==> inputs of 08-04 <==
## fc_head
module fc_head #(
    parameter DATA_WIDTH = 16,
    parameter NUM_INPUTS = 1024,
    parameter NUM_OUTPUTS = 4
)(
    input clk,
    input rst,
    input [DATA_WIDTH-1:0] myinput,
    input [DATA_WIDTH*NUM_OUTPUTS-1:0] myweights,
    input myinputValid,
    output [DATA_WIDTH*NUM_OUTPUTS-1:0] softmax_out,
    output softmax_valid,
    output [7:0] led_control,
    output [DATA_WIDTH*NUM_OUTPUTS-1:0] logits
);
clock: 6.01 ns
lec_check: 0
cap_margin: 15
core_margin: 2
core_utilization: 72
cts_cluster_diameter: 151
hold_slack_margin: -0.09
max_routing_layer: met4
slew_margin: 20
run.sh (not shown) runs the stock make flow with config.mk's settings and CLKGATE_MAP_FILE=.
==> 05-25 (differences from 08-04) <==
--- a/flow/config.mk
+++ b/flow/config.mk
@@ -9,6 +9,5 @@
 export CORE_MARGIN = 2
 export CORE_UTILIZATION = 72
-export CTS_CLUSTER_DIAMETER = 151
-export HOLD_SLACK_MARGIN = -0.09
-export MAX_ROUTING_LAYER = met4
+export CTS_CLUSTER_SIZE = 37
+export HOLD_SLACK_MARGIN = -0.1
 export SLEW_MARGIN = 20
==> flow/constraint.sdc (replaced) <==
create_clock -name core_clock -period 6.36 [get_ports {clk}]
set_input_delay 1.2720 -clock core_clock [delete_from_list [all_inputs] [get_ports {clk}]]
set_output_delay 1.2720 -clock core_clock [all_outputs]
set_load 0.01 [all_outputs]
==> 06-08 (differences from 08-04) <==
==> flow/config.mk (replaced) <==
export PLATFORM = sky130hd
export DESIGN_NAME = fc_head
export DESIGN_NICKNAME = fc_head
export VERILOG_FILES = /design/flow/design.v
export SDC_FILE = /design/flow/constraint.sdc
export NUM_CORES = 4
export LEC_CHECK = 0
export ABC_AREA = 1
export CAP_MARGIN = 40
export CELL_PAD_IN_SITES_DETAIL_PLACEMENT = 2
export CELL_PAD_IN_SITES_GLOBAL_PLACEMENT = 3
export CORE_MARGIN = 2
export CORE_UTILIZATION = 40
export GPL_ROUTABILITY_DRIVEN = 0
export MIN_ROUTING_LAYER = met1
export SETUP_SLACK_MARGIN = 2.34
export SLEW_MARGIN = 20
==> flow/constraint.sdc (replaced) <==
create_clock -name core_clock -period 8.0 [get_ports {clk}]
set_input_delay 1.6000 -clock core_clock [delete_from_list [all_inputs] [get_ports {clk}]]
set_output_delay 1.6000 -clock core_clock [all_outputs]
set_load 0.01 [all_outputs]
==> 02-12 (differences from 08-04) <==
==> flow/config.mk (replaced) <==
export PLATFORM = sky130hd
export DESIGN_NAME = fc_head
export DESIGN_NICKNAME = fc_head
export VERILOG_FILES = /design/flow/design.v
export SDC_FILE = /design/flow/constraint.sdc
export NUM_CORES = 4
export LEC_CHECK = 0
export CAP_MARGIN = 20
export CORE_MARGIN = 2
export CORE_UTILIZATION = 40
export SETUP_SLACK_MARGIN = 1.36
export SLEW_MARGIN = 20
==> flow/constraint.sdc (replaced) <==
create_clock -name core_clock -period 7.63 [get_ports {clk}]
set_input_delay 1.5260 -clock core_clock [delete_from_list [all_inputs] [get_ports {clk}]]
set_output_delay 1.5260 -clock core_clock [all_outputs]
set_load 0.01 [all_outputs]
==> qor summary <==
Final count of negative-setup-slack endpoints: 05-25 4; 08-04 -; 06-08 0; 02-12 0
Register-to-Register Path Depth: 05-25 34; 08-04 -; 06-08 27; 02-12 33
Synthesized-area fraction occupied by xor and xnor cells: 05-25 3.620%; 08-04 3.620%; 06-08 2.517%; 02-12 3.620%
Logic share of the area: 05-25 65.52%; 08-04 -; 06-08 60.62%; 02-12 65.47%
Synthesized-area fraction occupied by and/or/nand/nor cells: 05-25 15.71%; 08-04 15.71%; 06-08 16.88%; 02-12 15.71%
Setup Crit Path Kind: 05-25 flip-flop to flip-flop; 08-04 -; 06-08 flip-flop to flip-flop; 02-12 flip-flop to flip-flop
Core footprint: 05-25 96990 µm²; 08-04 96990 µm²; 06-08 180400 µm²; 02-12 175700 µm²
Capture point of the critical path: 05-25 softmax_inst.led_control[0]; 08-04 -; 06-08 output_layer[2].neuron_output.mul[19]; 02-12 softmax_inst.led_control[2]
Total antenna diodes in the routed design: 05-25 4; 08-04 -; 06-08 26; 02-12 3
Chip Width: 05-25 317.3 µm; 08-04 317.3 µm; 06-08 429.4 µm; 02-12 424.3 µm
Number of non-clock buffers: 05-25 675; 08-04 -; 06-08 800; 02-12 470
Result of the run: 05-25 finished with violations; 08-04 aborted with a tool error; 06-08 no timing/DRC/antenna violations; 02-12 no timing/DRC/antenna violations
Last stage reached: 05-25 -; 08-04 5_1_grt; 06-08 -; 02-12 -
Violated checks: 05-25 setup timing; 08-04 -; 06-08 -; 02-12 -
Routed metal-1 wirelength: 05-25 78410 µm; 08-04 -; 06-08 154600 µm; 02-12 89520 µm
Most frequent CP cell: 05-25 -; 08-04 -; 06-08 buf_4; 02-12 a21oi_2

========
==> run K: inputs <==
==> flow/design.v <==
`timescale 1ns / 1ps
module neuron #(
    parameter DATA_WIDTH = 16,
    parameter signed [DATA_WIDTH-1:0] BIAS = 0    
)(
    input clk,
    input rst,
    input [DATA_WIDTH-1:0] data_in,       
    input [DATA_WIDTH-1:0] weight_in,     
    input data_in_valid,
    input data_in_last,                   
    output reg [DATA_WIDTH-1:0] neuron_out,
    output reg neuron_out_valid
);
    localparam SW = 2*DATA_WIDTH;
    function [SW-1:0] sat_add;
        input [SW-1:0] a;
        input [SW-1:0] b;
        reg [SW-1:0] s;
        begin
            s = a + b;
            if (!a[SW-1] && !b[SW-1] && s[SW-1])
                sat_add = {1'b0, {(SW-1){1'b1}}};
            else if (a[SW-1] && b[SW-1] && !s[SW-1])
                sat_add = {1'b1, {(SW-1){1'b0}}};
            else
                sat_add = s;
        end
    endfunction
    reg [SW-1:0] mul;
    reg mul_valid, mul_last;
    reg [SW-1:0] sum;
    reg [SW-1:0] total;
    reg total_valid;
    wire [SW-1:0] sum_next = sat_add(sum, mul);
    wire [SW-1:0] bias_q = {{2{BIAS[DATA_WIDTH-1]}}, BIAS, {(DATA_WIDTH-2){1'b0}}};
    wire [SW-1:0] biased = sat_add(total, bias_q);
    always @(posedge clk) begin
        mul <= $signed(data_in) * $signed(weight_in);
        if (rst) begin
            mul_valid <= 0;
            mul_last <= 0;
            sum <= 0;
            total <= 0;
            total_valid <= 0;
            neuron_out <= 0;
            neuron_out_valid <= 0;
        end else begin
            mul_valid <= data_in_valid;
            mul_last <= data_in_valid && data_in_last;
            total_valid <= 0;
            if (mul_valid) begin
                if (mul_last) begin
                    sum <= 0;
                    total <= sum_next;
                    total_valid <= 1;
                end else begin
                    sum <= sum_next;
                end
            end
            neuron_out_valid <= total_valid;
            if (total_valid) begin
                if (biased[SW-1:SW-3] == 3'b000 || biased[SW-1:SW-3] == 3'b111)
                    neuron_out <= biased[SW-3:DATA_WIDTH-2];
                else if (biased[SW-1])
                    neuron_out <= {1'b1, {(DATA_WIDTH-1){1'b0}}};
                else
                    neuron_out <= {1'b0, {(DATA_WIDTH-1){1'b1}}};
            end
        end
    end
endmodule
`timescale 1ns / 1ps
module Softmax #(
    parameter dataWidth = 16,         
    parameter numInputs = 4          
)(
    input clk,
    input rst,
    input [dataWidth*numInputs-1:0] in,    
    input in_valid,                        
    output reg [dataWidth*numInputs-1:0] out,  
    output reg valid,                      
    output reg [7:0] led_control           
);
localparam STAGE_IDLE = 2'b00,
           STAGE_EXP = 2'b01,
           STAGE_SUM = 2'b10,
           STAGE_NORM = 2'b11;
reg [1:0] state;
reg [dataWidth-1:0] input_array [0:numInputs-1];
reg [dataWidth-1:0] exp_values [0:numInputs-1];  
reg [dataWidth+2-1:0] sum_exp;  
reg [dataWidth-1:0] softmax_output [0:numInputs-1];
reg [1:0] max_class;
reg [4:0] shift_amt;
function [dataWidth-1:0] exp_lut;
    input [3:0] idx;
    begin
        case (idx)
            4'd0:  exp_lut = 16'h0800;  
            4'd1:  exp_lut = 16'h09D0;  
            4'd2:  exp_lut = 16'h0C20;  
            4'd3:  exp_lut = 16'h0F80;  
            4'd4:  exp_lut = 16'h1480;  
            4'd5:  exp_lut = 16'h1C80;  
            4'd6:  exp_lut = 16'h2A00;  
            4'd7:  exp_lut = 16'h4000;  
            4'd8:  exp_lut = 16'h6800;  
            4'd9:  exp_lut = 16'hAC00;  
            4'd10: exp_lut = 16'h1280;  
            4'd11: exp_lut = 16'h1F80;  
            4'd12: exp_lut = 16'h2C00;  
            4'd13: exp_lut = 16'h4C00;  
            4'd14: exp_lut = 16'h8000;  
            default: exp_lut = 16'hD800;  
        endcase
    end
endfunction
function [dataWidth-1:0] exp_function;
    input [dataWidth-1:0] x;
    reg [3:0] lut_idx;
    begin
        lut_idx = x[15:12] + 4'd8;  
        exp_function = exp_lut(lut_idx);
    end
endfunction
function [4:0] get_shift_amount;
    input [dataWidth+2-1:0] sum;
    reg [4:0] shift;
    begin
        shift = 0;
        if (sum[17:14] == 4'b0000) shift = 4;  
        else if (sum[17:15] == 3'b001) shift = 3;  
        else if (sum[17:16] == 2'b01) shift = 2;  
        else if (sum[17] == 1'b1) shift = 1;  
        else shift = 0;  
        get_shift_amount = shift;
    end
endfunction
always @(posedge clk) begin
    if (rst) begin
        state <= STAGE_IDLE;
        out <= 0;
        valid <= 0;
        led_control <= 8'b0;
        sum_exp <= 0;
        for (integer i = 0; i < numInputs; i = i + 1) begin
            input_array[i] <= 0;
            exp_values[i] <= 0;
        end
    end else begin
        valid <= 0;
        case (state)
            STAGE_IDLE: begin
                if (in_valid) begin
                    input_array[0] <= in[15:0];
                    input_array[1] <= in[31:16];
                    input_array[2] <= in[47:32];
                    input_array[3] <= in[63:48];
                    state <= STAGE_EXP;
                end
            end
            STAGE_EXP: begin
                exp_values[0] <= exp_function(input_array[0]);
                exp_values[1] <= exp_function(input_array[1]);
                exp_values[2] <= exp_function(input_array[2]);
                exp_values[3] <= exp_function(input_array[3]);
                state <= STAGE_SUM;
            end
            STAGE_SUM: begin
                sum_exp <= exp_values[0] + exp_values[1] + exp_values[2] + exp_values[3];
                state <= STAGE_NORM;
            end
            STAGE_NORM: begin
                shift_amt = get_shift_amount(sum_exp);
                softmax_output[0] = exp_values[0] >> shift_amt;
                softmax_output[1] = exp_values[1] >> shift_amt;
                softmax_output[2] = exp_values[2] >> shift_amt;
                softmax_output[3] = exp_values[3] >> shift_amt;
                out <= {softmax_output[3], softmax_output[2], softmax_output[1], softmax_output[0]};
                max_class = 0;
                if (softmax_output[1] > softmax_output[max_class]) max_class = 1;
                if (softmax_output[2] > softmax_output[max_class]) max_class = 2;
                if (softmax_output[3] > softmax_output[max_class]) max_class = 3;
                case (max_class)
                    2'b00: led_control <= 8'b00000001;  
                    2'b01: led_control <= 8'b00000010;  
                    2'b10: led_control <= 8'b00000100;  
                    2'b11: led_control <= 8'b00001000;  
                    default: led_control <= 8'b00000000;
                endcase
                valid <= 1;
                state <= STAGE_IDLE;
            end
        endcase
    end
end
endmodule
`timescale 1ns / 1ps
module fc_head #(
    parameter DATA_WIDTH = 16,
    parameter NUM_INPUTS = 1024,
    parameter NUM_OUTPUTS = 4
)(
    input clk,
    input rst,
    input [DATA_WIDTH-1:0] myinput,
    input [DATA_WIDTH*NUM_OUTPUTS-1:0] myweights,
    input myinputValid,
    output [DATA_WIDTH*NUM_OUTPUTS-1:0] softmax_out,
    output softmax_valid,
    output [7:0] led_control,
    output [DATA_WIDTH*NUM_OUTPUTS-1:0] logits
);
    reg [$clog2(NUM_INPUTS)-1:0] input_count;
    reg [DATA_WIDTH-1:0] input_d;
    reg input_valid_d, input_last_d;
    reg [DATA_WIDTH*NUM_OUTPUTS-1:0] weights;
    always @(posedge clk) begin
        input_d <= myinput;
        weights <= myweights;
        if (rst) begin
            input_count <= 0;
            input_valid_d <= 0;
            input_last_d <= 0;
        end else begin
            input_valid_d <= myinputValid;
            input_last_d <= myinputValid && (input_count == NUM_INPUTS-1);
            if (myinputValid)
                input_count <= input_count + 1;
        end
    end
    wire [NUM_OUTPUTS-1:0] neuron_valid;
    localparam [DATA_WIDTH*NUM_OUTPUTS-1:0] BIASES = {16'h003C, 16'h0001, 16'hFFD1, 16'h0006};
    genvar i;
    generate
        for (i = 0; i < NUM_OUTPUTS; i = i + 1) begin : output_layer
            neuron #(
                .DATA_WIDTH(DATA_WIDTH),
                .BIAS(BIASES[(i+1)*DATA_WIDTH-1 -: DATA_WIDTH])
            ) neuron_output (
                .clk(clk),
                .rst(rst),
                .data_in(input_d),
                .weight_in(weights[(i+1)*DATA_WIDTH-1 -: DATA_WIDTH]),
                .data_in_valid(input_valid_d),
                .data_in_last(input_last_d),
                .neuron_out(logits[(i+1)*DATA_WIDTH-1 -: DATA_WIDTH]),
                .neuron_out_valid(neuron_valid[i])
            );
        end
    endgenerate
    Softmax #(
        .dataWidth(DATA_WIDTH),
        .numInputs(NUM_OUTPUTS)
    ) softmax_inst (
        .clk(clk),
        .rst(rst),
        .in(logits),
        .in_valid(neuron_valid[0]),
        .out(softmax_out),
        .valid(softmax_valid),
        .led_control(led_control)
    );
endmodule
==> flow/run.sh <==
#!/bin/bash
# the make line also repeats each setting of config.mk as NAME=value (left out here)
make -C /OpenROAD-flow-scripts/flow DESIGN_CONFIG=/design/flow/config.mk WORK_HOME=/design/flow/orfs CLKGATE_MAP_FILE= finish
==> flow/config.mk <==
export PLATFORM = sky130hd
export DESIGN_NAME = fc_head
export DESIGN_NICKNAME = fc_head
export VERILOG_FILES = /design/flow/design.v
export SDC_FILE = /design/flow/constraint.sdc
export NUM_CORES = 4
export LEC_CHECK = 0
export ABC_AREA = 1
export CAP_MARGIN = 5
export CORE_MARGIN = 2
export CORE_UTILIZATION = 72
export CTS_CLUSTER_DIAMETER = 363
export CTS_CLUSTER_SIZE = 15
export PLACE_DENSITY_LB_ADDON = 0.01
export SETUP_SLACK_MARGIN = 0.34
export SLEW_MARGIN = 20
==> flow/constraint.sdc <==
create_clock -name core_clock -period 2.17 [get_ports {clk}]
set_input_delay 0.4340 -clock core_clock [delete_from_list [all_inputs] [get_ports {clk}]]
set_output_delay 0.4340 -clock core_clock [all_outputs]
set_load 0.01 [all_outputs]
==> run R (differences from run K) <==
ABC_AREA = not set   (was 1)
CAP_MARGIN = 15   (was 5)
CTS_CLUSTER_DIAMETER = not set   (was 363)
CTS_CLUSTER_SIZE = not set   (was 15)
HOLD_SLACK_MARGIN = -0.09   (was not set)
MAX_ROUTING_LAYER = met4   (was not set)
PLACE_DENSITY_LB_ADDON = not set   (was 0.01)
SETUP_SLACK_MARGIN = not set   (was 0.34)
==> flow/constraint.sdc (replaced) <==
create_clock -name core_clock -period 6.36 [get_ports {clk}]
set_input_delay 1.2720 -clock core_clock [delete_from_list [all_inputs] [get_ports {clk}]]
set_output_delay 1.2720 -clock core_clock [all_outputs]
set_load 0.01 [all_outputs]
==> comparison table <==
Outcome: run K did not finish; run R complete, but fails checks
Stage where the flow stopped: run K global routing (5_1_grt); run R -
Reasons for failing layout checks: run K -; run R setup timing
Post-synthesis chip area from yosys: run K 72400 um^2; run R 70700 um^2
Post-synthesis cell count: run K 9497; run R 8052
CTS HTree Levels: run K 2; run R 3
Proportion of netlist area held by the largest area contributor: run K 29.5%; run R 30.3%
Placement-stage cell area: run K 89600 um^2; run R 76600 um^2
Core box area: run K 99900 um^2; run R 97000 um^2
Die Footprint: run K 103000 um^2; run R 101000 um^2
Mean Syn Cell Area: run K 7.62 um^2; run R 8.77 um^2
Inst Count DP: run K 12100; run R 9580
Die H: run K 321 um; run R 317 um
Number of resized instances in the post-cts repair step: run K 527; run R 67
Total CTS buffers: run K 47; run R 74
